==> flow/design.v <==
`timescale 1ns / 1ps
module logical(
input [15:0] a,b,
input [3*8:0] sel,
output reg [15:0] x
    );
 always@(*)
begin
    case(sel)
    "~": 
            x=~a;
    "|": 
            x=a|b;
    "&": 
            x=a&b;
    "~&": 
            x=~(a&b);
    "~|": 
            x=~(a|b);
    "^": 
            x=a^b;
    "~^": 
            x=~(a^b);
    "<<": 
            x=a<<1;
    ">>": 
            x=a>>1;
    "asl": 
            x={a[14:0],1'b0};
    "asr": 
            x={a[15],a[15:1]};
    "rol": 
            x={a[14:0],a[15]};
    "ror": 
            x={a[0],a[15:1]};  
    "cmp": 
            if(a>b)
                x=1;
             else if(a<b)
                x=16'hffff;
             else
                x=0;  
     default:
            x=0;
     endcase
end
endmodule
`timescale 1ns / 1ps
module arithmetic(
input [15:0] A,
input [15:0] B,
input [8:0] sel,
output reg [15:0] Sum,
output reg Cout
    );
wire [15:0] B_comp;
twos_comp TC(B,B_comp);
reg [15:0] b;
wire [15:0] S1;
wire c1;
adder A1( A, b, S1, c1);
always @(*)
case(sel)
"+" : begin
        b = B;
        Sum = S1;
        Cout = c1;
      end
"-" : begin
        b = B_comp;
        Sum = S1;
        Cout = 0;
      end       
default : begin
        b = B;
        Sum = 0;
        Cout = 0;
        end       
endcase 
endmodule
module adder(
input [15:0] A,
input [15:0] B,
output [15:0] Sum,
output Cout
    );
wire [2:0] cout_cla;
wire Cin;
assign Cin = 0;
carry_look_ahead CLA1(A[3:0],B[3:0], Cin, cout_cla[0]);
carry_look_ahead CLA2(A[7:4],B[7:4], cout_cla[0], cout_cla[1]);
carry_look_ahead CLA3(A[11:8],B[11:8], cout_cla[1], cout_cla[2] );  
carry_look_ahead CLA4(A[15:12],B[15:12], cout_cla[2], Cout );
ripple_carry_adder RCA1(A[3:0], B[3:0], Cin, Sum[3:0]);
ripple_carry_adder RCA2(A[7:4], B[7:4],cout_cla[0], Sum[7:4]);
ripple_carry_adder RCA3(A[11:8], B[11:8], cout_cla[1], Sum[11:8]);
ripple_carry_adder RCA4(A[15:12], B[15:12], cout_cla[2], Sum[15:12]);  
endmodule
module full_adder(
input a, b, cin,
output sum, cout
);
    assign sum = a ^ b ^ cin;
    assign cout = (a & b) | (b & cin) | (cin & a);
endmodule
module ripple_carry_adder(
    input [3:0] a, b,
    input cin,
    output [3:0] sum
);
    wire [3:0] c;
    full_adder FA1(a[0], b[0], cin, sum[0], c[0]);
    full_adder FA2(a[1], b[1], c[0], sum[1], c[1]);
    full_adder FA3(a[2], b[2], c[1], sum[2], c[2]);
    full_adder FA4(a[3], b[3], c[2], sum[3], c[3]);
endmodule
module carry_look_ahead(
input [3:0]a,b,
input Cin,
output Cout1);
wire [3:0]p,g;
assign p = a^b;
assign g = a&b;
assign Cout1 =  g[3] | (p[3] & g[2]) | (p[3] & p[2] & g[1]) | (p[3] & p[2] & p[1] & g[0]) | (p[3] & p[2] & p[1] & p[0] & Cin);
endmodule
module twos_comp(
input [15:0]B,
output [15:0]B_comp
);
assign B_comp = ~B + 1'b1;
endmodule
`timescale 1ns / 1ps
module multiplier( input clk, input[15:0]A1, B1, output reg [31:0] C);
integer i;
reg [31:0]A2;
reg [15:0]B2;
always@(posedge clk )
begin
		C=0;
		A2[15:0]=A1;
		A2[31:16]=0;
		B2=B1;
        for (i=0;i<16;i=i+1)
        begin
			if(B1[i]==1'b0)
			begin
				C=C+0;
			end
			else
			begin
				C=C+(A1<<i);
			end
		end
end
endmodule
`timescale 1ns / 1ps
module ALU(
input clk,
input [15:0]a,b,
input [3*8:0] op,
output  reg [31:0]out
    );
wire [15:0]z1,z2;
wire [31:0]z3;
reg [15:0] a1, a2, a3, b1, b2, b3;
reg [1:0] sel;
wire Cout;
always @(*)
if(  op == "" || op == "~" || op == "|" || op == "&" || op == "~&" || op == "~|" ||
     op == "^" || op == "~^" || op == ">>" || op == "<<" || op == "asr" || 
     op == "asl" || op == "ror" || op == "rol" || op == "cmp" )
 sel = 2'b00;
else if(op == "+" || op == "-")
    sel = 2'b01;
else if( op == "*" )
    sel = 2'b10;
else
    sel = 2'b00;
logical L(a1, b1, op, z1);
arithmetic AA1( a2,b2,op,z2,Cout);
multiplier M( clk,a3, b3, z3);
always @(*)
case(sel)
2'b00 : begin
        a1 = a;
        a2 = 0;
        a3 = 0;
        b1 = b;
        b2 = 0;
        b3 = 0;
        out[15:0] = z1;
        out[31:16] = 0;
        end
2'b01  : begin
        a1 = 0;
        a2 = a;
        a3 = 0;
        b1 = 0;
        b2 = b;
        b3 = 0;
        out[15:0] = z2;
        out[16] = Cout;
        out[31:17] = 0;
        end     
default :  begin
        a1 = 0;
        a2 = 0;
        a3 = a;
        b1 = 0;
        b2 = 0;
        b3 = b;
       out = z3;
        end            
endcase
endmodule
export LEC_CHECK = 0
export ABC_AREA = 1
export CAP_MARGIN = 20
export CORE_MARGIN = 2
export CORE_UTILIZATION = 72
export CTS_CLUSTER_DIAMETER = 367
export CTS_CLUSTER_SIZE = 96
export PLACE_DENSITY = 0.42
export SLEW_MARGIN = 20
create_clock -name core_clock -period 14.7 [get_ports {clk}]
run.sh (not shown) runs the stock make flow with config.mk's settings and CLKGATE_MAP_FILE=.
The baseline ended with an error in detailed placement (3_5_place_dp), error DPL-0038.
==> next run, changes <==
--- a/flow/config.mk
+++ b/flow/config.mk
@@ -8 +7,0 @@
-export ABC_AREA = 1
@@ -11,4 +10 @@
-export CORE_UTILIZATION = 72
-export CTS_CLUSTER_DIAMETER = 367
-export CTS_CLUSTER_SIZE = 96
-export PLACE_DENSITY = 0.42
+export CORE_UTILIZATION = 40
==> flow/constraint.sdc (replaced) <==
create_clock -name core_clock -period 27.1 [get_ports {clk}]
set_input_delay 5.4200 -clock core_clock [delete_from_list [all_inputs] [get_ports {clk}]]
set_output_delay 5.4200 -clock core_clock [all_outputs]
set_load 0.01 [all_outputs]
Outcome: With this change the flow ran to the end with no violations. Die size rises by well over a third. Synthesized cell count fell by about a fifth. Area after synthesis went down slightly.
==> next run, changes <==
==> flow/constraint.sdc (replaced) <==
create_clock -name core_clock -period 34.0 [get_ports {clk}]
set_input_delay 6.8000 -clock core_clock [delete_from_list [all_inputs] [get_ports {clk}]]
set_output_delay 6.8000 -clock core_clock [all_outputs]
set_load 0.01 [all_outputs]
Effect:
- The changed run ran to the end with no violations
- via count drops by 0.80%
- area after synthesis is unchanged
- utilization decreases by 2.6 points
- cell count is lower by 1.8%
==> next run, changes <==
--- a/flow/config.mk
+++ b/flow/config.mk
@@ -10 +10,2 @@
-export CORE_UTILIZATION = 40
+export CORE_UTILIZATION = 66
+export SETUP_SLACK_MARGIN = 3.58
==> flow/constraint.sdc (replaced) <==
create_clock -name core_clock -period 28.0 [get_ports {clk}]
set_input_delay 5.6000 -clock core_clock [delete_from_list [all_inputs] [get_ports {clk}]]
set_output_delay 5.6000 -clock core_clock [all_outputs]
set_load 0.01 [all_outputs]
- The new run aborted during global routing (5_1_grt) (GRT-0232)
- area after synthesis is unchanged
- die size fell by 39%
- synthesized cell count does not change
==> next run, changes <==
--- a/flow/config.mk
+++ b/flow/config.mk
@@ -7,0 +8 @@
+export ABC_AREA = 1
@@ -8,0 +10 @@
+export CORE_ASPECT_RATIO = 0.5
@@ -10,2 +12,4 @@
-export CORE_UTILIZATION = 66
-export SETUP_SLACK_MARGIN = 3.58
+export CORE_UTILIZATION = 70
+export CTS_CLUSTER_DIAMETER = 190
+export CTS_CLUSTER_SIZE = 93
+export PLACE_DENSITY_LB_ADDON = 0.29
Outcome: The changed run went through all stages and came out clean; die size falls by a few percent; synthesized cell count rose by about a fifth; area after synthesis goes up slightly.
==> next run, changes <==
--- a/flow/config.mk
+++ b/flow/config.mk
@@ -10 +9,0 @@
-export CORE_ASPECT_RATIO = 0.5
@@ -12,4 +11 @@
-export CORE_UTILIZATION = 70
-export CTS_CLUSTER_DIAMETER = 190
-export CTS_CLUSTER_SIZE = 93
-export PLACE_DENSITY_LB_ADDON = 0.29
+export CORE_UTILIZATION = 65
==> flow/constraint.sdc (replaced) <==
create_clock -name core_clock -period 18.8 [get_ports {clk}]
set_input_delay 3.7600 -clock core_clock [delete_from_list [all_inputs] [get_ports {clk}]]
set_output_delay 3.7600 -clock core_clock [all_outputs]
set_load 0.01 [all_outputs]
Outcome: The changed run never finished: it broke off in clock tree synthesis (4_1_cts); area after synthesis does not change; die size went up by a little under a tenth; synthesized cell count stays the same.
